**flow/design.v**
```verilog
module flip_flop(output reg Q, output Q_n, input D, input Clr, Clk, Enable, input CE);
	assign Q_n = ~Q;
	always @ (posedge Clk, negedge Clr)
		 if(!Clr) Q <= 1'b0;
		 else if(CE & Enable) Q <= D;
endmodule
module flip_flop_t(output reg Q, output Q_n, input T, input Clr, Clk, Enable, input CE, Rst_n);
	assign Q_n = ~Q;
	always @ (posedge Clk, negedge Rst_n)
		 if(!Rst_n) Q <= 1'b0;
		 else if(!Clr) Q <= 1'b0;
		 else if(CE & Enable & T) Q <= ~Q;
		 else Q <= Q;
endmodule
module register_2bits(output reg [1:0] Q, output [1:0] Q_n, input [1:0] D, input Clr, Clk, Enable, input CE, Rst_n);
	assign Q_n = ~Q;
	always @ (posedge Clk, negedge Rst_n)
		 if(!Rst_n) Q <= 2'b00;
		 else if(!Clr) Q <= 2'b00;
		 else if(CE & Enable) Q <= D;
endmodule
module register_13bits(output reg [12:0] Q, output [12:0] Q_n, input [12:0] D, input Clr, Clk, Enable, input CE, Rst_n);
	assign Q_n = ~Q;
	always @ (posedge Clk, negedge Rst_n)
		 if(!Rst_n) Q <= 13'b0000000000000;
		 else if(!Clr) Q <= 13'b0000000000000;
		 else if(CE & Enable) Q <= D;
endmodule
module counter_0_1(output reg COUNT, input IN_0, input LD, Up, Clr, Clk, Enable, input CE, Rst_n);
	always @ (posedge Clk, negedge Rst_n)
		if (~Rst_n) COUNT <= 1'b0;
		else if (~Clr) COUNT <= 1'b0;
		else if (CE & LD & Enable) begin
			COUNT <= IN_0;
		end
		else if (CE & Up & Enable) begin
			COUNT <= COUNT + 1'b1;
		end
endmodule
module counter_0_2(output reg [1:0] COUNT, input IN_1, IN_0, input LD, Up, Clr, Clk, Enable, input CE, Rst_n);
	always @ (posedge Clk, negedge Rst_n)
		if (~Rst_n) COUNT <= 2'b00;
		else if (~Clr) COUNT <= 2'b00;
		else if (CE & LD & Enable) begin
			COUNT[0] <= IN_0;
			COUNT[1] <= IN_1;
		end
		else if (CE & Up & Enable) begin
			if(COUNT==2'b10) COUNT <= 2'b00;
			else COUNT <= COUNT + 2'b01;
		end
endmodule
module counter_0_3(output reg [1:0] COUNT, input IN_1, IN_0, input LD, Up, Clr, Clk, Enable, input CE, Rst_n);
	always @ (posedge Clk, negedge Rst_n)
		if (~Rst_n) COUNT <= 2'b00;
		else if (~Clr) COUNT <= 2'b00;
		else if (CE & LD & Enable) begin
			COUNT[0] <= IN_0;
			COUNT[1] <= IN_1;
		end
		else if (CE & Up & Enable) begin
			if(COUNT==2'b11) COUNT <= 2'b00;
			else COUNT <= COUNT + 2'b01;
		end
endmodule
module counter_0_3_display(output reg [1:0] COUNT, input IN_1, IN_0, input LD, Up, Clr, Clk, Enable, input CE, Rst_n);
	always @ (posedge Clk, negedge Rst_n)
		if (~Rst_n) COUNT <= 2'b00;
		else if (~Clr) COUNT <= 2'b00;
		else if (CE & LD & Enable) begin
			COUNT[0] <= IN_0;
			COUNT[1] <= IN_1;
		end
		else if (CE & Up & Enable) begin
			if(COUNT==2'b11) COUNT <= 2'b00;
			else COUNT <= COUNT + 2'b01;
		end
endmodule
module counter_0_5(output reg [2:0] COUNT, input IN_2, IN_1, IN_0, input LD, Up, Clr, Clk, Enable, input CE, Rst_n);
	always @ (posedge Clk, negedge Rst_n)
		if (~Rst_n) COUNT <= 3'b000;
		else if (~Clr) COUNT <= 3'b000;
		else if (CE & LD & Enable) begin
			COUNT[0] <= IN_0;
			COUNT[1] <= IN_1;
			COUNT[2] <= IN_2;
		end
		else if (CE & Up & Enable) begin
			if(COUNT==3'b101) COUNT <= 3'b000;
			else COUNT <= COUNT + 3'b001;
		end
endmodule
module counter_0_6(output reg [2:0] COUNT, input IN_2, IN_1, IN_0, input LD, Up, Clr, Clk, Enable, input CE, Rst_n);
	always @ (posedge Clk, negedge Rst_n)
		if (~Rst_n) COUNT <= 3'b000;
		else if (~Clr) COUNT <= 3'b000;
		else if (CE & LD & Enable) begin
			COUNT[0] <= IN_0;
			COUNT[1] <= IN_1;
			COUNT[2] <= IN_2;
		end
		else if (CE & Up & Enable) begin
			if(COUNT==3'b110) COUNT <= 3'b000;
			else COUNT <= COUNT + 3'b001;
		end
endmodule
module counter_0_9(output reg [3:0] COUNT, input IN_3, IN_2, IN_1, IN_0, input LD, Up, Clr, Clk, Enable, input CE, Rst_n);
	always @ (posedge Clk, negedge Rst_n)
		if (~Rst_n) COUNT <= 4'b0000;
		else if (~Clr) COUNT <= 4'b0000;
		else if (CE & LD & Enable) begin
			COUNT[0] <= IN_0;
			COUNT[1] <= IN_1;
			COUNT[2] <= IN_2;
			COUNT[3] <= IN_3;
		end
		else if (CE & Up & Enable) begin
			if(COUNT==4'b1001) COUNT <= 4'b0000;
			else COUNT <= COUNT + 4'b0001;
		end
endmodule
module counter_0_23(output reg [4:0] COUNT, input IN_4, IN_3, IN_2, IN_1, IN_0, input LD, Up, Clr, Clk, Enable, input CE, Rst_n);
	always @ (posedge Clk, negedge Rst_n)
		if (~Rst_n) COUNT <= 5'b00000;
		else if (~Clr) COUNT <= 5'b00000;
		else if (CE & LD & Enable) begin
			COUNT[0] <= IN_0;
			COUNT[1] <= IN_1;
			COUNT[2] <= IN_2;
			COUNT[3] <= IN_3;
			COUNT[4] <= IN_4;
		end
		else if (CE & Up & Enable) begin
			if(COUNT==5'b10111) COUNT <= 5'b00000;
			else COUNT <= COUNT + 5'b00001;
		end
endmodule
module counter_16bits(output reg [15:0] COUNT, input Clr, Clk, CE, Rst_n);
	always @ (posedge Clk, negedge Rst_n)
		if (~Rst_n) COUNT <= 16'b0000000000000000;
		else if (~Clr) COUNT <= 16'b0000000000000000;
		else if (CE) COUNT <= COUNT + 16'b0000000000000001;
endmodule
module frequency_converter(output Y,input clock,input reset);
	reg elapsed;
	reg [25:0] state;
	always @(posedge clock, negedge reset)
		if (reset == 0) state <= 0;
		else if (state == 7) state <= 0;
		else state <= state + 1;
	always @(state)
		if (state == 7) elapsed = 1;
		else elapsed = 0;
	assign Y = elapsed;
endmodule
module frequency_converter_display(output Y,input clock,input reset, input CE);
	reg elapsed;
	reg [25:0] state;
	always @(posedge clock, negedge reset)
		if (reset == 0) state <= 0;
		else if (~CE) state <= state;
		else if (state == 250) state <= 0;
		else state <= state + 1;
	always @(state)
		if (state == 250) elapsed = 1;
		else elapsed = 0;
	assign Y = elapsed;
endmodule
module decoder_4bits(output reg [3:0] Y, input [1:0] S, input enable);
	always @ (S, enable)
		begin		
			if(enable)
				case(S)
					2'b00: Y = 4'b0001;
					2'b01: Y = 4'b0010;
					2'b10: Y = 4'b0100;
					2'b11: Y = 4'b1000;
				endcase
			else
				Y = 4'b0000;
		end
endmodule
module decoder_8bits(output reg [7:0] Y, input [2:0] S, input enable);
	always @ (S, enable)
		begin		
			if(enable)
				case(S)
					3'b000: Y = 8'b00000001;
					3'b001: Y = 8'b00000010;
					3'b010: Y = 8'b00000100;
					3'b011: Y = 8'b00001000;
					3'b100: Y = 8'b00010000;
					3'b101: Y = 8'b00100000;
					3'b110: Y = 8'b01000000;
					3'b111: Y = 8'b10000000;
				endcase
			else
				Y = 8'b00000000;
		end
endmodule
module hour_decoder(output reg A, AM_PM, output reg [3:0] B, input [4:0] H);
	always @ (H)
		begin
			A <= (~H[4] & ~H[3] & ~H[2] & ~H[1] & ~H[0]) | (H[3] & ~H[2] & H[1]) | (H[4] & H[2] & H[1]) | (H[3] & H[2] & ~H[1] & ~H[0]);
			B[3] <= (H[3] & ~H[2] & ~H[1]) | (H[4] & H[2] & ~H[1]);
			B[2] <= (H[4] & ~H[2]) | (~H[4] & ~H[3] & H[2]);
			B[1] <= (~H[4] & ~H[3] & ~H[2] & ~H[1] & ~H[0]) | (~H[3] & ~H[2] & H[1]) | (~H[4] & H[2] & H[1]) + (H[3] & H[2] & ~H[1] & ~H[0]);
			B[0] <= H[0];
			AM_PM <= (~H[4] & ~H[3]) | (~H[4] & ~H[2]);
		end
endmodule
module segment_7_dec (output reg [6:0] display, input [3:0] bcd, input enable);
always @* begin
	if(enable) begin
  		case(bcd)
  		4'b0000: display = 7'b1111110;
  		4'b0001: display = 7'b0110000;
  		4'b0010: display = 7'b1101101;
  		4'b0011: display = 7'b1111001;
  		4'b0100: display = 7'b0110011;
  		4'b0101: display = 7'b1011011;
  		4'b0110: display = 7'b1011111;
  		4'b0111: display = 7'b1110000;
  		4'b1000: display = 7'b1111111;
  		4'b1001: display = 7'b1111011;
  		4'b1010: display = 7'b1110111;
  		4'b1011: display = 7'b0011111;
  		4'b1100: display = 7'b1001110;
  		4'b1101: display = 7'b0111101;
  		4'b1110: display = 7'b1001111;
  		4'b1111: display = 7'b1000111;
  		default: display = 7'b0000000; 
  		endcase
  	end
  	else display = 7'b0000000;
end
endmodule
module mux_2x1_12bits(output reg [11:0] Y, input S, input [11:0] I1, I0);
	always @ (S, I1, I0)
		if(S) Y = I1;
		else Y = I0;
endmodule
module mux_2x1_13bits(output reg [12:0] Y, input S, input [12:0] I1, I0);
	always @ (S, I1, I0)
		if(S) Y = I1;
		else Y = I0;
endmodule
module mux_2x1_16bits(output reg [15:0] Y, input S, input [15:0] I1, I0);
	always @ (S, I1, I0)
		if(S) Y = I1;
		else Y = I0;
endmodule
module mux_4x1_7bits(output reg[6:0] Y, input[1:0] S, input[6:0] I3, I2, I1, I0);
	always @ (S, I3, I2, I1, I0)
		if(S[1] && S[0]) Y = I3;
		else if(S[1]) Y = I2;
		else if(S[0]) Y = I1;
		else Y = I0;
endmodule
module mux_4x1_8bits(output reg[7:0] Y, input[1:0] S, input[7:0] I3, I2, I1, I0);
	always @ (S, I3, I2, I1, I0)
		if(S[1] && S[0]) Y = I3;
		else if(S[1]) Y = I2;
		else if(S[0]) Y = I1;
		else Y = I0;
endmodule
module mux_4x1_13bits(output reg[12:0] Y, input[1:0] S, input[12:0] I3, I2, I1, I0);
	always @ (S, I3, I2, I1, I0)
		if(S[1] && S[0]) Y = I3;
		else if(S[1]) Y = I2;
		else if(S[0]) Y = I1;
		else Y = I0;
endmodule
module mux_8x1_13bits(output [12:0] Y, input [2:0] S, input[12:0] I7, I6, I5, I4, I3, I2, I1, I0);
	wire [1:0] S_2;
	assign S_2[1] = S[1];
	assign S_2[0] = S[0];
	wire [12:0] A1;
	wire [12:0] A2;
	mux_4x1_13bits mux1 (A1, S_2, I3, I2, I1, I0);
	mux_4x1_13bits mux2 (A2, S_2, I7, I6, I5, I4);
	mux_2x1_13bits mux3 (Y, S[2], A2, A1);
endmodule
module comparator_13bits(output reg EQ, input wire [12:0] A, input wire [12:0] B);
	always @* begin
    	if (A==B) begin
        	EQ <= 1'b1;
    	end
      	else begin
        	EQ <= 1'b0;
      	end
    end
endmodule
module comparators_module( output AA, input [2:0] CD, input [12:0] CT, Q_r6, Q_r5, Q_r4, Q_r3, Q_r2, Q_r1, Q_r0);
	wire [12:0] mux_out;
	mux_8x1_13bits mux1 (mux_out, CD, Q_r6, Q_r6, Q_r5, Q_r4, Q_r3, Q_r2, Q_r1, Q_r0);			
	comparator_13bits comp1 (AA, CT, mux_out);
endmodule
module blinker(output reg B1, output reg [2:0] E, input [1:0] CW, CW1, S, input BLINK);
	always @* begin
		B1 <= (S[1] & S[0]) & ~CW[1];
		E[2] <= (S[1] & BLINK) & ((~S[0]) & CW1[1] & (~CW1[0]) | (S[0] & (~CW[1]) & (~CW[0])));
		E[1] <= (BLINK | (~S[1]) | S[0] | CW1[1] | (~CW1[0])) & (BLINK | (~S[1]) | (~S[0]) | CW[1] | (~CW[0])) & (BLINK + (~S[1]) | (~S[0]) | (~CW[1]) | (~CW[0]));
		E[0] <= (BLINK | (~S[1]) | S[0] | CW1[1] | (CW1[0])) & ((~S[1]) | (~S[0]) | CW[1] | (~CW[0])) &  ((~S[1]) | (~S[0]) | CW[1] | CW[0]) & (BLINK + (~S[1]) | (~S[0]) | (~CW[1]) | CW[0]);
	end
endmodule
module control_unit_1(output reg LD_DAY_TIME, LD_O_F, SS0, INCR, UPC, Clear, SS1, Load, Clear_St, Load_SS, input Next, SetTime, Up, SetAlarm, Count, SetDay, AlarmSet, Clk, Reset, CE);
	wire A, A_neg, B, B_neg, C, C_neg, D, D_neg;
	supply1 Vcc;
	reg Da, Db, Dc, Dd;
	flip_flop flipflopA (A, A_neg, Da, Reset, Clk, Vcc, CE);
	flip_flop flipflopB (B, B_neg, Db, Reset, Clk, Vcc, CE);
	flip_flop flipflopC (C, C_neg, Dc, Reset, Clk, Vcc, CE);
	flip_flop flipflopD (D, D_neg, Dd, Reset, Clk, Vcc, CE);
	always @* begin
		Da <= (A_neg & B_neg & D) | (~Next & ~Count & A_neg & C & D_neg) | ((A & B & C_neg) & (Up | (~Up & AlarmSet & SetDay)) | (SetAlarm & A & B & D) | (A & B & C_neg & D) | (Up & A_neg & B & C_neg & D_neg));
		Db = (A_neg & ((~SetTime) | B | D_neg)) | (A & (B_neg | (C_neg & ( Up | ((~Up)&(~AlarmSet)) | ((~Up)& (~SetDay) & AlarmSet) | D))));
		Dc <= (A_neg & C_neg & Next) | ((A_neg & C)&(Next | (~Next) & (~Count))) | (A_neg & B_neg & D) | (A_neg & C & D);
		Dd <= (A_neg & B_neg & D) | (A_neg & B & C_neg & Next) | (A & B & C) | (A_neg & B & C_neg & D_neg);
		SS0 <= A & B_neg & C_neg & D;
		SS1 <= (A & B_neg & D) | (A_neg & B_neg & C_neg & D_neg);
		INCR <= A & B & C_neg & D;
		Clear <= A_neg & B_neg & C_neg & D_neg;
		UPC <= A_neg & B & C & D;
		Load <= A & B & C & D_neg;
		LD_DAY_TIME <= A & B_neg & C & D;
		Clear_St <= A & B & C & D;
		Load_SS <= (A_neg & B_neg & C_neg & D_neg) | (A_neg & B_neg & C_neg & D) | (A & B_neg & D);
		LD_O_F <= A & B_neg & C_neg;
	end
endmodule
module control_unit_2(output reg EN_SNZ, EN_STOP, Sound, input C0, CS0, AA, Snooze, Stop, Mute, Clk, Reset, CE);
	wire A, A_neg, B, B_neg, C, C_neg;
	supply1 Vcc;
	reg Da, Db, Dc;
	flip_flop flipflopA (A, A_neg, Da, Reset, Clk, Vcc, CE);
	flip_flop flipflopB (B, B_neg, Db, Reset, Clk, Vcc, CE);
	flip_flop flipflopC (C, C_neg, Dc, Reset, Clk, Vcc, CE);
	always @* begin
		Da <= (~Stop & C) | (Snooze & A & B) | (~CS0 & A & B_neg) | (A & C);
		Db <= (~C0 & A_neg & B) | (A_neg & C);
		Dc <= (~Mute & AA & A_neg & B_neg & C_neg) | (CS0 & A & C_neg) | (A & B);
		Sound <= (A_neg & B_neg & C) | (A & B & C_neg);
		EN_SNZ <= A & B_neg & C;
		EN_STOP <= A_neg & B_neg & C;
	end
endmodule
module circuit(output [1:0] CW1, CW, S, output reg AlarmSet, SetDay, CS0, C0, LD_R, LD_CT, LD_TIME, Count, TOF, ID, IH, IM , input Load, CClr, UPC, SS0, SS1, Load_SS, INCR, EN_SNZ, EN_STOP, Clk, CE, Rst_n);
	supply1 Vcc;
	supply0 Gnd;
	wire [1:0] S_neg;
	wire [15:0] clock_out;
	wire [15:0] clock_out_2;
	wire and_out_1;
	wire and_out_2;
	and (and_out_1, clock_out[15],clock_out[14],clock_out[13],~clock_out[12],clock_out[11],~clock_out[10],clock_out[9],~clock_out[8],~clock_out[7],clock_out[6],clock_out[5],~clock_out[4], ~clock_out[3], ~clock_out[2], ~clock_out[1], ~clock_out[0]);
	and (and_out_2, clock_out_2[9], clock_out_2[8], clock_out_2[7], clock_out_2[6], clock_out_2[5], (~clock_out_2[4]), clock_out_2[3], (~clock_out_2[2]), (~clock_out_2[1]), (~clock_out_2[0]));
	wire [1:0] reg_out;
	register_2bits reg_SS (reg_out, S_neg, {SS1,SS0}, Vcc, Clk , Load_SS, CE, Rst_n);	
	assign S = reg_out;
	counter_0_3 counter_SA (CW, Gnd, Gnd, Gnd, Vcc, (~CClr), Clk, (UPC & S[1] & S[0]), CE, Rst_n);
	counter_0_2 counter_ST (CW1, Gnd, Gnd, Gnd, Vcc, (~CClr), Clk, (UPC & S[1] & (~S[0])), CE, Rst_n);
	counter_16bits counter_snz (clock_out, (~(EN_SNZ | CClr)) , Clk, CE, Rst_n);
	counter_16bits counter_stop (clock_out_2, (~(EN_STOP | CClr)), Clk, CE, Rst_n);
	always @* begin
		CS0 <= clock_out[10];
		C0 <= clock_out_2[9];
		SetDay <= S[1] & S[0] & ~CW[1] & ~CW[0];
		TOF <= S[1] & S[0] & ~CW[1] & CW[0] & INCR;
		ID <= (S[1] & INCR) & ((~S[0] & CW1[1] & ~CW1[0]) | (S[0] & ~CW[1] & ~CW[0]));
		IH <= (S[1] & INCR) & ((~S[0] & ~CW1[1] & CW1[0]) | (S[0] & CW[1] & CW[0]));
		IM <= (S[1] & INCR) & ((~S[0] & ~CW1[1] & ~CW1[0]) | (S[0] & CW[1] & ~CW[0]));
		Count <= (CW1[1] | CW1[0] | CW[1] | CW[0]);
		LD_R <= (S[1] & S[0] & Load);
		LD_CT <= (S[1] & ~S[0] & Load);
		AlarmSet <= (S[1] & S[0]);
		LD_TIME <= (S[1] & S[0] & UPC & ~CW[1] & CW[0]);
	end
endmodule
module registers_module(output [12:0] Q_r6, Q_r5, Q_r4, Q_r3, Q_r2, Q_r1, Q_r0, input [2:0] STO, input [12:0] data, input Clr, Clk, LD_R, input CE, Rst_n);
		supply1 Vcc;
		wire [7:0] RE;
		decoder_8bits decoder (RE, STO, Vcc);
		wire [12:0] Q_nr0;
		register_13bits r0 (Q_r0, Q_nr0, data, ~Clr, Clk, LD_R & RE[0], CE, Rst_n);
		wire [12:0] Q_nr1;
		register_13bits r1 (Q_r1, Q_nr1, data, ~Clr, Clk, LD_R & RE[1], CE, Rst_n);
		wire [12:0] Q_nr2;
		register_13bits r2 (Q_r2, Q_nr2, data, ~Clr, Clk, LD_R & RE[2], CE, Rst_n);
		wire [12:0] Q_nr3;
		register_13bits r3 (Q_r3, Q_nr3, data, ~Clr, Clk, LD_R & RE[3], CE, Rst_n);
		wire [12:0] Q_nr4;
		register_13bits r4 (Q_r4, Q_nr4, data, ~Clr, Clk, LD_R & RE[4], CE, Rst_n);
		wire [12:0] Q_nr5;
		register_13bits r5 (Q_r5, Q_nr5, data, ~Clr, Clk, LD_R & RE[5], CE, Rst_n);
		wire [12:0] Q_nr6;
		register_13bits r6 (Q_r6, Q_nr6, data, ~Clr, Clk, LD_R & RE[6], CE, Rst_n);
endmodule
module current_time_module(output [14:0] CTO, input [14:0] CTI, input LD_CT, Clr_CT, Clk, EN_CT, input CE, Rst_n);
	supply1 Vcc;
	wire [15:0] clock_out;
	wire and_out_1;
	and (and_out_1, clock_out[9], clock_out[8], clock_out[7], clock_out[6], clock_out[5], (~clock_out[4]), clock_out[3], (~clock_out[2]), (~clock_out[1]), (~clock_out[0]));
	wire and_out_1_temp;
	and (and_out_1_temp, clock_out[9], clock_out[8], clock_out[7], clock_out[6], clock_out[5], (~clock_out[4]), ~clock_out[3], clock_out[2], clock_out[1], clock_out[0]);
	wire count_16_clr;
	or(count_16_clr, LD_CT, Clr_CT, and_out_1);
	counter_16bits clock (clock_out, ~count_16_clr, Clk, CE, Rst_n);
	wire or_clk_1;
	or (or_clk_1, and_out_1_temp, LD_CT);
	wire [3:0] min_out_1;
	counter_0_9 min_1 (min_out_1, CTI[3], CTI[2], CTI[1], CTI[0], LD_CT, Vcc, ~Clr_CT, Clk, or_clk_1, CE, Rst_n);
	wire and_out_2;
	wire min_out_1_neg_3, min_out_1_neg_2, min_out_1_neg_1, min_out_1_neg_0;
	not (min_out_1_neg_3, min_out_1[3]);
	not (min_out_1_neg_2, min_out_1[2]);
	not (min_out_1_neg_1, min_out_1[1]);
	not (min_out_1_neg_0, min_out_1[0]);
	and (and_out_2, min_out_1[3], min_out_1_neg_2, min_out_1_neg_1, min_out_1[0], and_out_1_temp);
	wire or_clk_2;
	or (or_clk_2, and_out_2, LD_CT);
	wire [2:0] min_out_2;
	counter_0_5 min_2 (min_out_2, CTI[6], CTI[5], CTI[4], LD_CT, Vcc, ~Clr_CT, Clk, or_clk_2, CE, Rst_n);
	wire and_out_3;
	wire min_out_2_neg_2, min_out_2_neg_1, min_out_2_neg_0;
	not (min_out_2_neg_2, min_out_2[2]);
	not (min_out_2_neg_1, min_out_2[1]);
	not (min_out_2_neg_0, min_out_2[0]);
	and (and_out_3, min_out_2[2], min_out_2_neg_1, min_out_2[0], and_out_2);
	wire or_clk_3;
	or (or_clk_3, and_out_3, LD_CT);
	wire [4:0] hour_out;
	counter_0_23 hour (hour_out, CTI[11], CTI[10], CTI[9], CTI[8], CTI[7], LD_CT, Vcc, ~Clr_CT, Clk, or_clk_3, CE, Rst_n);
	wire and_out_4;
	wire hour_out_neg_4, hour_out_neg_3, hour_out_neg_2, hour_out_neg_1, hour_out_neg_0;
	not (hour_out_neg_4, hour_out[4]);
	not (hour_out_neg_3, hour_out[3]);
	not (hour_out_neg_2, hour_out[2]);
	not (hour_out_neg_1, hour_out[1]);
	not (hour_out_neg_0, hour_out[0]);
	and (and_out_4, hour_out[4], hour_out_neg_3,hour_out[2], hour_out[1], hour_out[0], and_out_3);
	wire or_clk_4;
	or (or_clk_4, and_out_4, LD_CT);
	wire [2:0] days_out;
	counter_0_6 days (days_out, CTI[14], CTI[13], CTI[12], LD_CT, Vcc, ~Clr_CT, Clk, or_clk_4, CE, Rst_n);
	assign CTO[0] = min_out_1[0];
	assign CTO[1] = min_out_1[1];
	assign CTO[2] = min_out_1[2];
	assign CTO[3] = min_out_1[3];
	assign CTO[4] = min_out_2[0];
	assign CTO[5] = min_out_2[1];
	assign CTO[6] = min_out_2[2];
	assign CTO[7] = hour_out[0];
	assign CTO[8] = hour_out[1];
	assign CTO[9] = hour_out[2];
	assign CTO[10] = hour_out[3];
	assign CTO[11] = hour_out[4];
	assign CTO[12] = days_out[0];
	assign CTO[13] = days_out[1];
	assign CTO[14] = days_out[2];	
endmodule
module set_time_module(output [15:0] STO, input [14:0] CTI, input [12:0] Q_r6, Q_r5, Q_r4, Q_r3, Q_r2, Q_r1, Q_r0, input CLEAR, TOF, S0, LD_ID, CLEAR_ST, LD_DAY, LD_TIME, EN_ST, IH, IM, LD_O_F, Clk, input CE, Rst_n);
	wire [12:0] mux_out;
	mux_8x1_13bits mux1 (mux_out, STO[14:12], Q_r6, Q_r6, Q_r5, Q_r4, Q_r3, Q_r2, Q_r1, Q_r0);
	wire [11:0] mux_2_out;
	mux_2x1_12bits mux2 (mux_2_out, S0, mux_out[11:0], CTI[11:0]);
	supply1 Vcc;
	wire on_off_out;
	counter_0_1 counter_on_off(on_off_out, mux_out[12],  LD_O_F, Vcc, (~CLEAR), Clk, (LD_O_F | TOF), CE, Rst_n);
	assign STO[15] = on_off_out;
	wire or_t_d;
	or (or_t_d, LD_TIME, LD_DAY);
	wire or_clear_clr_st;
	or (or_clear_clr_st, CLEAR, CLEAR_ST);
	wire or_clk_1;
	or (or_clk_1, or_t_d, IM);
	wire [3:0] min_out_1;
	counter_0_9 min_1 (min_out_1, mux_2_out[3], mux_2_out[2], mux_2_out[1], mux_2_out[0], or_t_d, Vcc, (~or_clear_clr_st), Clk, or_clk_1, CE, Rst_n);
	assign STO[3:0] = min_out_1[3:0];
	wire and_out_2;
	wire min_out_1_neg_3, min_out_1_neg_2, min_out_1_neg_1, min_out_1_neg_0;
	not (min_out_1_neg_3, min_out_1[3]);
	not (min_out_1_neg_2, min_out_1[2]);
	not (min_out_1_neg_1, min_out_1[1]);
	not (min_out_1_neg_0, min_out_1[0]);
	and (and_out_2, min_out_1[3], min_out_1_neg_2, min_out_1_neg_1, min_out_1[0], IM);
	wire or_clk_2;
	or (or_clk_2, or_t_d, and_out_2);
	wire [2:0] min_out_2;
	counter_0_5 min_2 (min_out_2, mux_2_out[6], mux_2_out[5], mux_2_out[4], or_t_d, Vcc, (~or_clear_clr_st), Clk, or_clk_2, CE, Rst_n);
	assign STO[6:4] = min_out_2[2:0];
	wire clock_hour;
	or (clock_hour, or_t_d, IH);
	wire [4:0] hour_out;
	counter_0_23 hour (hour_out, mux_2_out[11], mux_2_out[10], mux_2_out[9], mux_2_out[8], mux_2_out[7], or_t_d, Vcc, (~or_clear_clr_st), Clk, clock_hour, CE, Rst_n);
	assign STO[11:7] = hour_out[4:0];
	wire clock_day;
	or (clock_day, LD_ID, LD_DAY);
	wire [2:0] days_out;
	counter_0_6 days (days_out, CTI[14], CTI[13], CTI[12], LD_DAY, Vcc,  (~or_clear_clr_st), Clk, clock_day, CE, Rst_n);
	assign STO[14:12] = days_out[2:0];
endmodule
module display_module(output [6:0] out3, out2, out1, out0, days, output AM, PM, DBlink, input [1:0] S, CW, CW1, input [14:0] CT, input [15:0] ST,  input Clr, Clk, CE, Rst_n);
	supply1 Vcc;
	wire conv_out;
	frequency_converter_display conv (conv_out, Clk, Rst_n, CE);
	wire BLINK, toogle_out_neg;
	flip_flop_t toggle(BLINK, toogle_out_neg, conv_out, (~Clr), Clk, Vcc, CE, Rst_n);
	wire B1;
	wire [2:0] E;
	blinker blink(B1, E, CW, CW1, S, BLINK);
	assign DBlink = E[2];
	wire [15:0] mux_out;
	mux_2x1_16bits mux1 (mux_out, S[1], ST, {CT[14],CT});		
	wire [7:0] DEC_OUT;
	decoder_8bits decoder (DEC_OUT, mux_out[14:12], Vcc);
	assign days = DEC_OUT[6:0];	
	wire A, AM_PM;
	wire [3:0] B;
	hour_decoder hour_dec(A, AM_PM, B, mux_out[11:7]);
	assign AM = AM_PM;
	assign PM = ~AM_PM;
	wire [6:0] out_1_temp;
	segment_7_dec segment_7_1 (out_1_temp, {1'b0, mux_out[6:4]}, E[0]);
	assign out1 = out_1_temp;
	wire [6:0] out_0_temp;
	segment_7_dec segment_7_0 (out_0_temp, mux_out[3:0], E[0]);
	assign out0 = out_0_temp;
	wire [7:0] activate, deactivate;
	assign activate = 8'b10101100;
	assign deactivate = 8'b11011110;
	wire [7:0] mux_hours_out;
	mux_4x1_8bits mux_hour (mux_hours_out, {B1, mux_out[15]}, activate, deactivate, {3'b000, A, B[3:0]}, {3'b000, A, B[3:0]});
	wire [6:0] out_3_temp;
	segment_7_dec segment_7_3 (out_3_temp, mux_hours_out[7:4], E[1]);
	assign out3 = out_3_temp;
	wire [6:0] out_2_temp;
	segment_7_dec segment_7_2 (out_2_temp, mux_hours_out[3:0], E[1]);
	assign out2 = out_2_temp;
endmodule
module datapath(output [6:0] display, days, output [3:0] segment, output am, pm, dblink, Sound, Vcc_out, input Next, Up, SetTime, SetAlarm, Snooze, Stop, Mute, Clr, Clk_sys);
	supply1 Vcc;
	supply0 Gnd;
	assign Vcc_out = Vcc;
	wire Clk, tick;
	assign Clk = Clk_sys;
	frequency_converter conv (tick, Clk_sys, Clr);
	wire [6:0] hours1, hours0, mins1, mins0;
	wire LD_DAY_TIME, LD_O_F, SS0, INCR, UPC, Clear, SS1, Load, Clear_St, Load_SS;
	wire Count, SetDay, AlarmSet;
	control_unit_1 cu1(LD_DAY_TIME, LD_O_F, SS0, INCR, UPC, Clear, SS1, Load, Clear_St, Load_SS, Next, SetTime, Up, SetAlarm, Count, SetDay, AlarmSet, Clk, Clr, tick);
	wire EN_SNZ, EN_STOP;
	wire C0, CS0, AA;
	control_unit_2 cu2(EN_SNZ, EN_STOP, Sound, C0, CS0, AA, Snooze, Stop, Mute, Clk, Clr, tick);
	wire [1:0] CW1, CW, S;
	wire LD_R, LD_CT, LD_TIME, TOF, ID, IH, IM;
	circuit cir (CW1, CW, S, AlarmSet, SetDay, CS0, C0, LD_R, LD_CT, LD_TIME, Count, TOF, ID, IH, IM, Load, Clear, UPC, SS0, SS1, Load_SS, INCR, EN_SNZ, EN_STOP, Clk, tick, Clr);
	wire [12:0] Q_r0, Q_r1, Q_r2, Q_r3, Q_r4, Q_r5, Q_r6;
	wire [15:0] STO;
	registers_module reg_module (Q_r6, Q_r5, Q_r4, Q_r3, Q_r2, Q_r1, Q_r0, STO[14:12], {STO[15], STO[11:0]}, Clear, Clk, LD_R, tick, Clr);	
	wire [14:0] CTO;
	comparators_module comp_module (AA, CTO[14:12], {1'b1,CTO[11:0]} , Q_r6, Q_r5, Q_r4, Q_r3, Q_r2, Q_r1, Q_r0);
	current_time_module ct_module (CTO, STO[14:0], LD_CT, Clear, Clk, Vcc, tick, Clr);	
	supply1 EN_ST;
	set_time_module set_time(STO, CTO, Q_r6, Q_r5, Q_r4, Q_r3, Q_r2, Q_r1, Q_r0, Clear, TOF, S[0], ID, Clear_St, LD_DAY_TIME, LD_TIME, EN_ST, IH, IM, LD_O_F, Clk, tick, Clr);
	wire [6:0] days_temp;
	display_module display_mod(hours1, hours0, mins1, mins0, days_temp, am, pm, dblink, S, CW, CW1, CTO, STO, Clear, Clk, tick, Clr);
	assign days[0] =  days_temp[0] & (~dblink);
	assign days[1] =  days_temp[1] & (~dblink);
	assign days[2] =  days_temp[2] & (~dblink);
	assign days[3] =  days_temp[3] & (~dblink);
	assign days[4] =  days_temp[4] & (~dblink);
	assign days[5] =  days_temp[5] & (~dblink);
	assign days[6] =  days_temp[6] & (~dblink);
	wire[1:0] count_out;
	counter_0_3_display counter (count_out, Vcc, Vcc, Gnd, Vcc, Vcc, Clk, Vcc, tick, Clr);
	wire[3:0] dec_out;
	decoder_4bits dec_display(dec_out, count_out, Vcc);
	assign segment = ~dec_out;
	wire[6:0] mux_display_o;
	mux_4x1_7bits mux_display(mux_display_o, count_out, hours1, hours0, mins1, mins0);
	assign display = ~mux_display_o;
endmodule
```
**flow/run.sh**
```bash
#!/bin/bash
# the make line also repeats each setting of config.mk as NAME=value (left out here)
make -C /OpenROAD-flow-scripts/flow DESIGN_CONFIG=/design/flow/config.mk WORK_HOME=/design/flow/orfs CLKGATE_MAP_FILE= finish
```
**flow/config.mk**
```make
export PLATFORM = sky130hd
export DESIGN_NAME = datapath
export DESIGN_NICKNAME = datapath
export VERILOG_FILES = /design/flow/design.v
export SDC_FILE = /design/flow/constraint.sdc
export NUM_CORES = 4
export LEC_CHECK = 0
export ABC_AREA = 1
export CAP_MARGIN = 20
export CORE_MARGIN = 2
export CORE_UTILIZATION = 72
export CTS_CLUSTER_DIAMETER = 400
export CTS_CLUSTER_SIZE = 10
export PLACE_DENSITY_LB_ADDON = 0.12
export SETUP_SLACK_MARGIN = 1.38
export SLEW_MARGIN = 20
```
**flow/constraint.sdc**
```tcl
create_clock -name core_clock -period 4.68 [get_ports {Clk_sys}]
set_input_delay 0.9360 -clock core_clock [delete_from_list [all_inputs] [get_ports {Clk_sys}]]
set_output_delay 0.9360 -clock core_clock [all_outputs]
set_load 0.01 [all_outputs]
```
==> results of run 1 <==
-- metrics by stage --
stage                     setup WS, ps  utilization  hold slack, ps  instance area [um^2]
after floorplan                   1557            -           432.2                 14450
after global placement           727.9       0.7533           450.1                 14760
after detailed placement         570.5       0.7545           456.7                 14780
after CTS                         1109       0.8049           463.7                 15770
after global routing             784.0       0.8157           481.8                 15980
final                            929.1       0.8158           463.0                 15980
-- per-layer routing --
metal,up-vias,share of wire,GRT usage
met2,954,0.46,0.6396
met5,-,0.0017,0
met4,2,0.064,0.2221
met3,244,0.11,0.06458
li1,6687,-,-
met1,6721,0.37,0.5129
-- layout make-up --
type	count	area [um^2]
fill	1376	3608
inverter	234	900.9
sequential	221	5535
clock buffer	27	654.4
multi-input combinational	1472	7870
tap	265	331.6
timing repair buffer	71	661.9
clock inverter	2	25.02
antenna	1	2.502
-- what timing repair did --
action                     CTS  global route
buffers inserted            14             8
pin swaps                   18            21
gates resized              108            41
setup endpoints to repair   17            11
==> flow_summary.yaml, run 1 <==
# flow metrics
power_and_ir_drop:
  p_clk_frac: 0.218
  p_sw_mw: 3.551
  p_leak_nw: 7.335
  powerDensity_nw_per_um2: 501.3
  p_comb_frac: 0.472
  top_power_group: "combinational cells"
  p_sw_frac: 0.4432
  peakVddDrop_mv: 0.3247
  pg_seq_mw: 2.48
  p_total_mw: 8.012
  comb-power_mw: 3.79
  p_int_mw: 4.461
  seqPwrFrac: 0.310
  clock_power_mw: 1.75
grt:
  grt_start_max_net_pins: 127
  track_usage: 0.3963
  grt_pass1_wl_mm: 69.27
  gr-total-overflow: 0
  grt_pass1_vias: 14126
  antenna_found_initial: 1
detailed_routing:
  wl_mm: 42.68
  final_antenna_net_count: 0
  wire_per_inst_um: 18.61
  dr.pass1.iters: 10
  via_count: 14608
  via_per_inst: 6.371
  drtIter0Drc: 1552
  drc_errors: 0
synthesis:
  netlist_top_cells_area: "dfrtp_1, nand2_1, nand3_1, o21ai_0, inv_1"
  aoi_share: 0.1771
  synthDistinctLibCells: 61
  ys_sh_adder: 0.02944
  simple_gate_share: 0.2931
  yosysWarnings: 30
  ys_seq_share: 0.3828
  ys_ff: 221
  synth_area_leader_cell: "dfrtp_1"
  ys_chip_area_um2: 14450
  synthArstFlopShare: 1.000
  netlist_area_um2: 14450
  yosysMostFrequentCell: "nand2_1"
  netlist_instances: 2003
  xor_area_frac: 0.02364
  common_cells: "nand2_1, dfrtp_1, inv_1, nand3_1, o21ai_0"
  synth_top_area_share: 0.3828
  mux_share: 0
  ff_type: "dfrtp_1"
  synth-edff-count: 0
  ys_cells: 2003
  fp_nets: 2046
  syn_avg_cell_area_um2: 7.213
  topCombFamilyByArea: "simple AND/OR/NAND/NOR gates"
floorplan:
  die_area_um2: 21220
  row_count: 51
  pin_count: 32
  core_area_um2: 19590
  die_w_um: 145.7
  die_y_um: 145.7
  fp_util: 0.7375
worst_setup_path:
  max_stage_delay_ps: 550
  endpoint_kind: "primary output"
  required_ps: 3740
  r2r_cells: 13
  reg2reg_to: "set_time.min_2.COUNT[0]$_DFFE_PN0P_"
  startpoint_type: "register"
  path_buffers: 5
  crit_path_end: "display[0]"
  slowest_stage: "dfrtp_4"
  path_class: "reg -> out"
  cp.depth: 16
  critPathMaxFanout: 8
  path_common_cell: "nand2_1"
  arrival_ps: 2810
  cpLargestDelayFamily: "simple AND/OR/NAND/NOR gates"
  path_cells: "buf_8 > o21ai_1 > nand2_1 > nand3_2 > nand3_2 > nand2_4 > buf_6 > buf_6 > ha_4 > nand2_2 > o21ai_1 > inv_1 > nand2_1 > nand2_1 > nand2_1 > buf_2"
  regToRegStartpoint: "set_time.days.COUNT[1]$_DFFE_PN0P_"
  startpoint: "cir.reg_SS.Q[1]$_DFFE_PN0P_"
  reg2reg_slack_ps: 1500
final_timing:
  finClkSkew_ps: 22.61
  slew_violations: 0
  maxSlewHeadroom: 0.2728
  worst_pin_slew_ps: 1087
  fin_crit_sh: 0.8015
  finalCriticalPeriod_ps: 3751
  fmax_mhz: 266.6
  final_hold_viol_count: 0
  setup-violations-final: 0
  rsz0062_at_grt: "yes"
  setup_tns_ps: 0
run:
  warning_count: 51
  cap_violations: 0
clock_tree:
  cts_tree: "done"
  ctsLongestPathBuffers: 3
  clk_latency_ps: 540
  numCtsBuffers: 26
  clkTransAtPathRegs_ps: 60
  cts.sinks: 221
  h-tree-depth: 1
  cts-root-buf: "clkbuf_16"
  postCtsHoldBufs: 0
worst_hold_path:
  hold_depth: 1
  min_to: "conv.state[0]$_DFF_PN0_"
  hold_class: "reg -> reg"
  min_from: "conv.state[0]$_DFF_PN0_"
placement:
  port_buffers: 30
  place.gp.congestion: 0.9401
  hpwl_mm: 27.81
  place_inst: 2241
finish:
  syn_to_final_growth_pct: 10.62
  fin_nets: 2069
  fin_cells: 2293
run_status:
  run_status: "timing/DRC/antenna clean"
==> inputs of run 2 (changes only) <==
- CORE_UTILIZATION: 72 -> 68
- CTS_CLUSTER_DIAMETER: 400 -> not set
- CTS_CLUSTER_SIZE: 10 -> not set
- PLACE_DENSITY_LB_ADDON: 0.12 -> not set
- SETUP_SLACK_MARGIN: 1.38 -> not set
- clock period: 4.68 -> 8.7 ns (I/O delays scaled with it)
==> flow_summary.yaml, run 2 <==
# flow metrics
run_status:
  run_status: "timing/DRC/antenna clean"
worst_hold_path:
  min_from: "conv.state[0]$_DFF_PN0_"
  hold_depth: 1
  hold_class: "reg -> reg"
  min_to: "conv.state[0]$_DFF_PN0_"
synthesis:
  synthArstFlopShare: 1.000
  topCombFamilyByArea: "simple AND/OR/NAND/NOR gates"
  common_cells: "nand2_1, dfrtp_1, inv_1, nand3_1, o21ai_0"
  synth-edff-count: 0
  ff_type: "dfrtp_1"
  netlist_instances: 2003
  ys_ff: 221
  synth_area_leader_cell: "dfrtp_1"
  fp_nets: 2046
  netlist_area_um2: 14450
  mux_share: 0
  syn_avg_cell_area_um2: 7.213
  netlist_top_cells_area: "dfrtp_1, nand2_1, nand3_1, o21ai_0, inv_1"
  simple_gate_share: 0.2931
  synthDistinctLibCells: 61
  ys_chip_area_um2: 14450
  ys_cells: 2003
  aoi_share: 0.1771
  yosysWarnings: 30
  ys_sh_adder: 0.02944
  yosysMostFrequentCell: "nand2_1"
  xor_area_frac: 0.02364
  synth_top_area_share: 0.3828
  ys_seq_share: 0.3828
grt:
  track_usage: 0.3824
  gr-total-overflow: 0
  grt_start_max_net_pins: 86
  grt_pass1_vias: 13633
  antenna_found_initial: 0
  grt_pass1_wl_mm: 68.54
placement:
  pre_cts_slack_ps: 3621
  place_area_um2: 14740
  hpwl_mm: 28.18
  port_buffers: 30
  place.gp.congestion: 0.9723
power_and_ir_drop:
  powerDensity_nw_per_um2: 266.6
  peakVddDrop_mv: 0.2093
  p_clk_frac: 0.259
  comb-power_mw: 1.72
  clock_power_mw: 1.07
  p_leak_nw: 7.132
  seqPwrFrac: 0.326
  pg_seq_mw: 1.35
  p_int_mw: 2.342
  top_power_group: "combinational cells"
  p_sw_mw: 1.808
  p_sw_frac: 0.4357
  p_comb_frac: 0.415
clock_tree:
  ctsLongestPathBuffers: 3
  post-cts-setup-buffers: 0
  clkTransAtPathRegs_ps: 60
  h-tree-depth: 1
  cts-root-buf: "clkbuf_16"
  numCtsBuffers: 25
  clk_latency_ps: 540
  cts.sinks: 221
  post_cts_resized: 0
  postCtsHoldBufs: 0
  cts_tree: "done"
finish:
  post-route-util: 0.7428
  syn_to_final_growth_pct: 7.742
  stdcell_area_um2: 15570
  fin_nets: 2041
final_timing:
  worst_pin_slew_ps: 1120
  slew_violations: 0
  maxSlewHeadroom: 0.2507
  finalCriticalPeriod_ps: 5668
  setup_tns_ps: 0
  setup-violations-final: 0
  rsz0062_at_grt: "no"
  layout_setup_ws_ps: 3032
  fin_crit_sh: 0.6515
  final_hold_viol_count: 0
  finClkSkew_ps: 9.417
  fmax_mhz: 176.4
worst_setup_path:
  slowest_stage: "dfrtp_1"
  crit_path_end: "display[3]"
  path_cells: "o21ai_0 > nand2_1 > nand4_1 > nand3_1 > nand2_1 > inv_1 > ha_1 > inv_1 > o21ai_0 > nand2_1 > nand3_1 > nand3_1 > nand2_1 > clkdlybuf4s50_1"
  reg2reg_to: "set_time.min_1.COUNT[1]$_DFFE_PN0P_"
  critPathMaxFanout: 37
  arrival_ps: 3930
  r2r_cells: 11
  endpoint_kind: "primary output"
  path_common_cell: "nand2_1"
  reg2reg_slack_ps: 4620
  path_class: "reg -> out"
  path_buffers: 3
  startpoint: "cir.reg_SS.Q[1]$_DFFE_PN0P_"
  max_stage_delay_ps: 1070
  startpoint_type: "register"
  required_ps: 6960
  cpLargestDelayFamily: "flip-flops"
  cp.depth: 14
  regToRegStartpoint: "set_time.days.COUNT[1]$_DFFE_PN0P_"
detailed_routing:
  via_count: 14251
  via_per_inst: 6.220
  antenna_cells: 0
  drtIter0Drc: 1409
  final_antenna_net_count: 0
  drc_errors: 0
  wire_per_inst_um: 18.53
  dr.pass1.iters: 6
  wl_mm: 42.46
floorplan:
  die_area_um2: 22430
  die_w_um: 149.8
  pin_count: 32
  die_y_um: 149.8
  fp_util: 0.6895
  core_area_um2: 20960
  row_count: 53
run:
  warning_count: 48
  cap_violations: 0
==> run 2: layout make-up <==
cell class	instances	area (um^2)
clock buffers	30	664.4
clock inverters	15	160.2
fillers	1692	5389
inverters	234	883.3
multi-input cells	1472	7570
flip-flops and latches	221	5530
well taps	275	344.1
repair buffers	44	414.1
==> run 2: layer usage <==
metal / share of wire / GRT usage
met5: 0 / 0
met4: 0.050 / 0.1646
met3: 0.098 / 0.06951
met2: 0.46 / 0.6248
met1: 0.39 / 0.5022
==> run 2: metrics by stage <==
| step | instances | power, mW | hold slack [ps] |
|---|---|---|---|
| finish | 2291 | 4.150 | 479.2 |
| global route | 2291 | 4.392 | 493.8 |
| CTS | 2291 | 4.096 | 482.2 |
| detailed placement | 2246 | 3.022 | 458.4 |
| global placement | 2246 | 2.975 | 447.4 |
| floorplan | 2003 | 2.473 | 432.2 |
==> inputs of run 3 (changes only) <==
- ABC_AREA: 1 -> not set
- CAP_MARGIN: 20 -> 40
- CORE_UTILIZATION: 68 -> 71
- CTS_CLUSTER_SIZE: not set -> 13
- SETUP_SLACK_MARGIN: not set -> 2.17
- clock period: 8.7 -> 14.8 ns (I/O delays scaled with it)
==> flow_summary.yaml, run 3 <==
# flow metrics
run_status:
  run_status: "timing/DRC/antenna clean"
detailed_routing:
  wire_per_inst_um: 20.87
  drtIter0Drc: 1101
  via_per_inst: 6.681
  final_antenna_net_count: 0
  antenna_cells: 0
  drc_errors: 0
  dr.pass1.iters: 5
  wl_mm: 37.17
  via_count: 11899
synthesis:
  ff_type: "dfrtp_1"
  yosysWarnings: 30
  synth-edff-count: 0
  ys_chip_area_um2: 14130
  xor_area_frac: 0.04773
  syn_avg_cell_area_um2: 9.229
  simple_gate_share: 0.1935
  netlist_area_um2: 14130
  synth_top_area_share: 0.3914
  ys_cells: 1531
  common_cells: "dfrtp_1, nor2_1, mux2i_1, nand2_1, clkbuf_1"
  netlist_instances: 1531
  yosysMostFrequentCell: "dfrtp_1"
  netlist_top_cells_area: "dfrtp_1, mux2i_1, nor2_1, mux4_2, nand2_1"
  ys_ff: 221
  ys_sh_adder: 0.03011
  topCombFamilyByArea: "simple AND/OR/NAND/NOR gates"
  synth_area_leader_cell: "dfrtp_1"
  aoi_share: 0.1222
  mux_share: 0.1692
  ys_seq_share: 0.3914
  fp_nets: 1574
  synthArstFlopShare: 1.000
  synthDistinctLibCells: 76
placement:
  port_buffers: 30
  place_inst: 1735
  hpwl_mm: 24.91
  place_area_um2: 14610
  place.gp.congestion: 0.9222
  pre_cts_slack_ps: 7852
worst_hold_path:
  hold_class: "reg -> reg"
  min_from: "display_mod.conv.state[25]$_DFFE_PN0P_"
  hold_depth: 1
  min_to: "display_mod.conv.state[25]$_DFFE_PN0P_"
clock_tree:
  cts-root-buf: "clkbuf_16"
  clk_latency_ps: 530
  ctsLongestPathBuffers: 3
  h-tree-depth: 1
  postCtsHoldBufs: 0
  cts.sinks: 221
  post-cts-setup-buffers: 0
  post_cts_resized: 0
  clkTransAtPathRegs_ps: 60
  numCtsBuffers: 24
  cts_tree: "done"
worst_setup_path:
  required_ps: 11840
  critPathMaxFanout: 38
  path_buffers: 2
  slowest_stage: "a2111oi_0"
  startpoint_type: "register"
  path_cells: "buf_12 > mux2i_1 > nand2_1 > a21oi_1 > a31oi_1 > mux2_2 > ha_1 > o31a_1 > a2111oi_0 > o31ai_1 > clkdlybuf4s50_1"
  arrival_ps: 4330
  regToRegStartpoint: "cu1.flipflopB.Q$_DFFE_PN0P_"
  max_stage_delay_ps: 680
  cp.depth: 11
  cpLargestDelayFamily: "AND-OR/OR-AND gates"
  crit_path_end: "display[6]"
  startpoint: "cir.reg_SS.Q[1]$_DFFE_PN0P_"
  r2r_cells: 6
  reg2reg_slack_ps: 11620
  path_class: "reg -> out"
  endpoint_kind: "primary output"
  reg2reg_to: "set_time.min_2.COUNT[1]$_DFFE_PN0P_"
final_timing:
  worst_pin_slew_ps: 862.6
  layout_setup_ws_ps: 7513
  setup_tns_ps: 0
  finalCriticalPeriod_ps: 7287
  slew_violations: 0
  rsz0062_at_grt: "no"
  holdWs_ps: 485.9
  fin_crit_sh: 0.4924
  setup-violations-final: 0
  finClkSkew_ps: 20.93
  fmax_mhz: 137.2
  maxSlewHeadroom: 0.4196
  final_hold_viol_count: 0
power_and_ir_drop:
  p_comb_frac: 0.369
  p_sw_uw: 913.9
  clock_power_uw: 588
  seqPwrFrac: 0.371
  comb-power_uw: 838
  p_clk_frac: 0.259
  pg_seq_uw: 842
  p_sw_frac: 0.4031
  p_int_mw: 1.354
  powerDensity_nw_per_um2: 147.0
  peakVddDrop_mv: 0.1162
  p_total_mw: 2.267
  p_leak_nw: 7.174
  top_power_group: "registers"
finish:
  fillCellCount: 1311
  stdcell_area_um2: 15430
  fin_nets: 1542
  fin_cells: 1781
  post-route-util: 0.7900
  syn_to_final_growth_pct: 9.174
grt:
  grt_pass1_wl_mm: 61.06
  track_usage: 0.3545
  grt_pass1_vias: 11722
  grt_start_max_net_pins: 70
  gr-total-overflow: 0
  antenna_found_initial: 0
floorplan:
  fp_util: 0.7236
  die_y_um: 145.1
  pin_count: 32
  die_area_um2: 21050
  core_area_um2: 19530
  row_count: 51
  die_w_um: 145.1
run:
  warning_count: 48
  cap_violations: 0
[run 3: area by class of cell]
class / instances / area [um^2] / area share
multi-input cells: 1152 / 7975 / 0.5170
flip-flops and latches: 221 / 5534 / 0.3587
clock buffers: 37 / 740.7 / 0.04802
repair buffers: 59 / 654.4 / 0.04242
well taps: 265 / 331.6 / 0.02149
inverters: 41 / 153.9 / 0.009977
clock inverters: 6 / 36.28 / 0.002352
[run 3: per-layer routing]
| metal | part of all wire | vias to the layer above | GRT usage |
|---|---|---|---|
| li1 | - | 5417 | - |
| met1 | 0.42 | 5756 | 0.4936 |
| met2 | 0.46 | 594 | 0.5562 |
| met3 | 0.082 | 132 | 0.06447 |
| met4 | 0.039 | 0 | 0.1426 |
| met5 | 0 | - | 0 |
==> inputs of run 4 (changes only) <==
- CAP_MARGIN: 40 -> 0
- CORE_ASPECT_RATIO: not set -> 0.87
- CORE_UTILIZATION: 71 -> 72
- CTS_CLUSTER_DIAMETER: not set -> 28
- CTS_CLUSTER_SIZE: 13 -> 51
- PLACE_DENSITY_LB_ADDON: not set -> 0.0
- SETUP_SLACK_MARGIN: 2.17 -> 1.35
- clock period: 14.8 -> 4.68 ns (I/O delays scaled with it)
==> flow_summary.yaml, run 4 <==
# flow metrics
worst_setup_path:
  slowest_stage: "mux4_2"
  max_stage_delay_ps: 490
  startpoint_type: "register"
  path_cells: "buf_6 > buf_6 > mux2_4 > inv_2 > ha_1 > mux4_2 > nor2_1 > a21oi_1 > nor2_1 > o41ai_1 > buf_2"
  critPathMaxFanout: 11
  cp.depth: 11
  crit_path_end: "display[3]"
  reg2reg_slack_ps: 1450
  path_class: "reg -> out"
  r2r_cells: 9
  reg2reg_to: "reg_module.r1.Q[9]$_DFFE_PN0P_"
  cpLargestDelayFamily: "multiplexers"
  path_buffers: 4
  regToRegStartpoint: "conv.state[0]$_DFF_PN0_"
  endpoint_kind: "primary output"
  startpoint: "cir.reg_SS.Q[1]$_DFFE_PN0P_"
  arrival_ps: 3180
  required_ps: 3740
final_timing:
  maxSlewHeadroom: 0.2871
  finClkSkew_ps: 30.54
  finalCriticalPeriod_ps: 4115
  slew_violations: 0
  final_hold_viol_count: 0
  setup_tns_ps: 0
  worst_pin_slew_ps: 1060
  holdWs_ps: 465.4
  fin_crit_sh: 0.8793
  rsz0062_at_grt: "yes"
  fmax_mhz: 243.0
  setup-violations-final: 0
finish:
  syn_to_final_growth_pct: 18.77
  post-route-util: 0.8781
  fin_nets: 1599
  fin_cells: 1838
  fillCellCount: 900
grt:
  grt_pass1_wl_mm: 68.97
  track_usage: 0.4193
  grt_pass1_vias: 12848
  gr-total-overflow: 0
  antenna_found_initial: 1
  grt_start_max_net_pins: 115
power_and_ir_drop:
  p_int_mw: 5.632
  top_power_group: "the clock network"
  p_clk_frac: 0.374
  p_total_mw: 9.318
  p_sw_frac: 0.3955
  p_comb_frac: 0.332
  p_sw_mw: 3.686
  comb-power_mw: 3.10
  p_leak_nw: 7.824
  seqPwrFrac: 0.294
  clock_power_mw: 3.48
  peakVddDrop_mv: 0.5104
  powerDensity_nw_per_um2: 555.2
  pg_seq_mw: 2.74
clock_tree:
  clk_latency_ps: 560
  cts-root-buf: "clkbuf_16"
  postCtsHoldBufs: 0
  cts.sinks: 221
  clkTransAtPathRegs_ps: 50
  numCtsBuffers: 45
  h-tree-depth: 2
  cts_tree: "done"
  ctsLongestPathBuffers: 3
synthesis:
  netlist_instances: 1531
  syn_avg_cell_area_um2: 9.229
  synthArstFlopShare: 1.000
  ys_seq_share: 0.3914
  synth_area_leader_cell: "dfrtp_1"
  synth-edff-count: 0
  simple_gate_share: 0.1935
  ys_ff: 221
  xor_area_frac: 0.04773
  aoi_share: 0.1222
  yosysMostFrequentCell: "dfrtp_1"
  ys_chip_area_um2: 14130
  ff_type: "dfrtp_1"
  fp_nets: 1574
  mux_share: 0.1692
  yosysWarnings: 30
  synthDistinctLibCells: 76
  topCombFamilyByArea: "simple AND/OR/NAND/NOR gates"
  synth_top_area_share: 0.3914
  ys_cells: 1531
  netlist_top_cells_area: "dfrtp_1, mux2i_1, nor2_1, mux4_2, nand2_1"
  ys_sh_adder: 0.03011
  netlist_area_um2: 14130
  common_cells: "dfrtp_1, nor2_1, mux2i_1, nand2_1, clkbuf_1"
detailed_routing:
  wire_per_inst_um: 24.31
  via_per_inst: 7.147
  final_antenna_net_count: 0
  drc_errors: 0
  wl_mm: 44.68
  drtIter0Drc: 1860
  dr.pass1.iters: 12
  via_count: 13137
  antenna_cells: 0
floorplan:
  die_area_um2: 20760
  pin_count: 32
  row_count: 47
  core_area_um2: 19110
  fp_util: 0.7393
  die_y_um: 134.7
  die_w_um: 154.2
placement:
  hpwl_mm: 24.31
  place.gp.congestion: 0.9400
  place_inst: 1727
  port_buffers: 30
run:
  cap_violations: 0
  warning_count: 51
worst_hold_path:
  hold_class: "in -> async"
run_status:
  run_status: "timing/DRC/antenna clean"
run 4: timing repair:
| action | CTS | global route |
|---|---|---|
| resized | 91 | 36 |
| setup endpoints to repair | 18 | 43 |
| buffers inserted | 19 | 7 |
| pin swaps | 12 | 9 |
| gates cloned | 0 | 1 |
run 4: layer usage:
metal  global-route usage  vias to the layer above  routed length (um)
li1                     -                     5568                   -
met1               0.5463                     6228               16470
met2               0.6811                     1043               20390
met3              0.08537                      296                5203
met4               0.2009                        2                2600
met5                    0                        -                  13
run 4: layout make-up:
cell class	instances	area [um^2]	share of cell area
clock inverter	34	449.2	0.02677
timing repair buffer	95	842.1	0.05018
tap	245	306.5	0.01827
sequential	221	5550	0.3307
clock buffer	50	1186	0.07068
inverter	41	153.9	0.009170
multi-input combinational	1152	8294	0.4942
run 4: through the flow:
stage | instance area (um^2) | worst slack, ps
after global placement | 14650 | 327.8
after floorplan | 14210 | 903.3
final | 16780 | 564.8
after global routing | 16780 | 468.3
after CTS | 16570 | 566.9
after detailed placement | 14650 | 352.5
==> inputs of run 5 (changes only) <==
- ABC_AREA: not set -> 1
- CAP_MARGIN: 0 -> 30
- CELL_PAD_IN_SITES_DETAIL_PLACEMENT: not set -> 1
- CELL_PAD_IN_SITES_GLOBAL_PLACEMENT: not set -> 2
- CORE_ASPECT_RATIO: 0.87 -> 0.89
- CORE_MARGIN: 2 -> 4
- CORE_UTILIZATION: 72 -> 57
- CTS_CLUSTER_DIAMETER: 28 -> 167
- CTS_CLUSTER_SIZE: 51 -> 37
- GPL_ROUTABILITY_DRIVEN: not set -> 0
- HOLD_SLACK_MARGIN: not set -> -0.01
- MAX_ROUTING_LAYER: not set -> met4
- PLACE_DENSITY_LB_ADDON: 0.0 -> not set
- SETUP_SLACK_MARGIN: 1.35 -> 2.17
- SLEW_MARGIN: 20 -> 15
- clock period: 4.68 -> 14.1 ns (I/O delays scaled with it)
==> flow_summary.yaml, run 5 <==
# flow metrics
synthesis:
  netlist_instances: 2003
  ys_sh_adder: 0.02944
  topCombFamilyByArea: "simple AND/OR/NAND/NOR gates"
  ys_cells: 2003
  common_cells: "nand2_1, dfrtp_1, inv_1, nand3_1, o21ai_0"
  xor_area_frac: 0.02364
  synthArstFlopShare: 1.000
  yosysMostFrequentCell: "nand2_1"
  ff_type: "dfrtp_1"
  yosysWarnings: 30
  synth_area_leader_cell: "dfrtp_1"
  synth_top_area_share: 0.3828
  synthDistinctLibCells: 61
  ys_chip_area_um2: 14450
  fp_nets: 2046
  ys_seq_share: 0.3828
  netlist_top_cells_area: "dfrtp_1, nand2_1, nand3_1, o21ai_0, inv_1"
  aoi_share: 0.1771
  synth-edff-count: 0
  mux_share: 0
  syn_avg_cell_area_um2: 7.213
  netlist_area_um2: 14450
  simple_gate_share: 0.2931
  ys_ff: 221
run_status:
  run_status: "aborted with a tool error"
  lastStage: "global placement without I/O"
  error: "[ERROR GPL-0301] Utilization 115.076 % exceeds 100%."
floorplan:
  row_count: 54
  die_w_um: 176.8
  die_area_um2: 27960
  fp_util: 0.5842
  die_y_um: 158.2
  core_area_um2: 24730
==> inputs of run 6 (changes only) <==
- ABC_AREA: 1 -> not set
- CAP_MARGIN: 30 -> 20
- CELL_PAD_IN_SITES_DETAIL_PLACEMENT: 1 -> not set
- CELL_PAD_IN_SITES_GLOBAL_PLACEMENT: 2 -> not set
- CORE_ASPECT_RATIO: 0.89 -> not set
- CORE_MARGIN: 4 -> 2
- CORE_UTILIZATION: 57 -> 65
- CTS_CLUSTER_DIAMETER: 167 -> not set
- CTS_CLUSTER_SIZE: 37 -> not set
- GPL_ROUTABILITY_DRIVEN: 0 -> not set
- HOLD_SLACK_MARGIN: -0.01 -> not set
- MAX_ROUTING_LAYER: met4 -> not set
- SETUP_SLACK_MARGIN: 2.17 -> not set
- SLEW_MARGIN: 15 -> 20
- clock period: 14.1 -> 6.14 ns (I/O delays scaled with it)
==> flow_summary.yaml, run 6 <==
# flow metrics
run_status:
  run_status: "timing/DRC/antenna clean"
worst_setup_path:
  reg2reg_slack_ps: 2450
  slowest_stage: "dfrtp_2"
  endpoint_kind: "primary output"
  required_ps: 4910
  path_class: "reg -> out"
  cp.depth: 12
  path_cells: "mux2i_1 > nand2_1 > a21oi_1 > a31oi_1 > mux2_2 > ha_1 > nor2_1 > a31oi_1 > o21ai_0 > a2111oi_0 > o41ai_1 > clkdlybuf4s50_1"
  startpoint_type: "register"
  r2r_cells: 7
  path_buffers: 1
  cpLargestDelayFamily: "AND-OR/OR-AND gates"
  arrival_ps: 4180
  max_stage_delay_ps: 670
  regToRegStartpoint: "conv.state[12]$_DFF_PN0_"
  critPathMaxFanout: 22
  crit_path_end: "display[3]"
  startpoint: "cir.reg_SS.Q[1]$_DFFE_PN0P_"
  reg2reg_to: "reg_module.r5.Q[6]$_DFFE_PN0P_"
  path_common_cell: "a31oi_1"
synthesis:
  ys_cells: 1531
  aoi_share: 0.1222
  yosysMostFrequentCell: "dfrtp_1"
  topCombFamilyByArea: "simple AND/OR/NAND/NOR gates"
  mux_share: 0.1692
  netlist_top_cells_area: "dfrtp_1, mux2i_1, nor2_1, mux4_2, nand2_1"
  ys_chip_area_um2: 14130
  ff_type: "dfrtp_1"
  ys_ff: 221
  yosysWarnings: 30
  synth-edff-count: 0
  synthArstFlopShare: 1.000
  ys_sh_adder: 0.03011
  netlist_area_um2: 14130
  common_cells: "dfrtp_1, nor2_1, mux2i_1, nand2_1, clkbuf_1"
  synthDistinctLibCells: 76
  simple_gate_share: 0.1935
  synth_top_area_share: 0.3914
  ys_seq_share: 0.3914
  synth_area_leader_cell: "dfrtp_1"
  fp_nets: 1574
  netlist_instances: 1531
  syn_avg_cell_area_um2: 9.229
  xor_area_frac: 0.04773
clock_tree:
  post-cts-setup-buffers: 0
  h-tree-depth: 1
  post_cts_resized: 0
  cts_tree: "done"
  postCtsHoldBufs: 0
  cts-root-buf: "clkbuf_16"
  cts.sinks: 221
  clk_latency_ps: 520
  numCtsBuffers: 25
  ctsLongestPathBuffers: 3
  clkTransAtPathRegs_ps: 60
power_and_ir_drop:
  p_comb_frac: 0.362
  clock_power_mw: 1.43
  top_power_group: "registers"
  comb-power_mw: 1.97
  p_int_mw: 3.236
  p_total_mw: 5.442
  p_sw_frac: 0.4054
  peakVddDrop_mv: 0.2703
  pg_seq_mw: 2.04
  p_sw_mw: 2.206
  p_clk_frac: 0.262
  seqPwrFrac: 0.376
  p_leak_nw: 7.077
  powerDensity_nw_per_um2: 356.9
grt:
  grt_pass1_vias: 11205
  grt_start_max_net_pins: 122
  track_usage: 0.3247
  gr-total-overflow: 0
  grt_pass1_wl_mm: 58.85
  antenna_found_initial: 0
final_timing:
  setup_tns_ps: 0
  fin_crit_sh: 0.8813
  final_hold_viol_count: 0
  finalCriticalPeriod_ps: 5411
  finClkSkew_ps: 9.719
  setup-violations-final: 0
  maxSlewHeadroom: 0.1817
  rsz0062_at_grt: "no"
  worst_pin_slew_ps: 1227
  fmax_mhz: 184.8
  slew_violations: 0
finish:
  fillCellCount: 1570
  fin_nets: 1531
  syn_to_final_growth_pct: 7.907
  logic_area_um2: 7981
  ff_latch_area_um2: 5534
  post-route-util: 0.7208
floorplan:
  die_y_um: 151.4
  pin_count: 32
  die_area_um2: 22930
  fp_util: 0.6679
  die_w_um: 151.4
  core_area_um2: 21150
  row_count: 53
run:
  cap_violations: 0
  warning_count: 52
detailed_routing:
  antenna_cells: 0
  drc_errors: 0
  wire_per_inst_um: 20.59
  final_antenna_net_count: 0
  via_count: 11625
  drtIter0Drc: 890
  via_per_inst: 6.531
  dr.pass1.iters: 6
  wl_mm: 36.65
placement:
  hpwl_mm: 24.36
  port_buffers: 30
  place.gp.congestion: 0.9080
worst_hold_path:
  hold_depth: 1
  min_from: "display_mod.conv.state[5]$_DFFE_PN0P_"
  hold_class: "reg -> reg"
  min_to: "display_mod.conv.state[5]$_DFFE_PN0P_"
-- run 6: through the flow --
stage                     setup WS [ps]  hold slack (ps)  std cells  area, um^2
after floorplan                    1719            437.0       1531       14130
after CTS                         749.3            471.5       1779       15230
after global routing              407.1            517.5       1780       15250
after detailed placement           1297            457.8       1735       14450
final                             728.6            476.1       1780       15250
after global placement             1326            454.1       1735       14450
-- run 6: cell type report --
cell class | count | share of cell area
multi-input combinational | 1152 | 0.5235
tap | 275 | 0.02257
clock inverter | 6 | 0.002462
inverter | 41 | 0.01009
clock buffer | 38 | 0.04883
sequential | 221 | 0.3630
timing repair buffer | 47 | 0.02962
-- run 6: routing by layer --
metal,track usage,vias up,part of all wire
li1,-,5383,-
met1,0.4306,5719,0.41
met2,0.5387,426,0.48
met3,0.05753,97,0.072
met4,0.1131,0,0.035
met5,0,-,0
Power figures rest on the tool's default switching activity, not on a simulated workload.
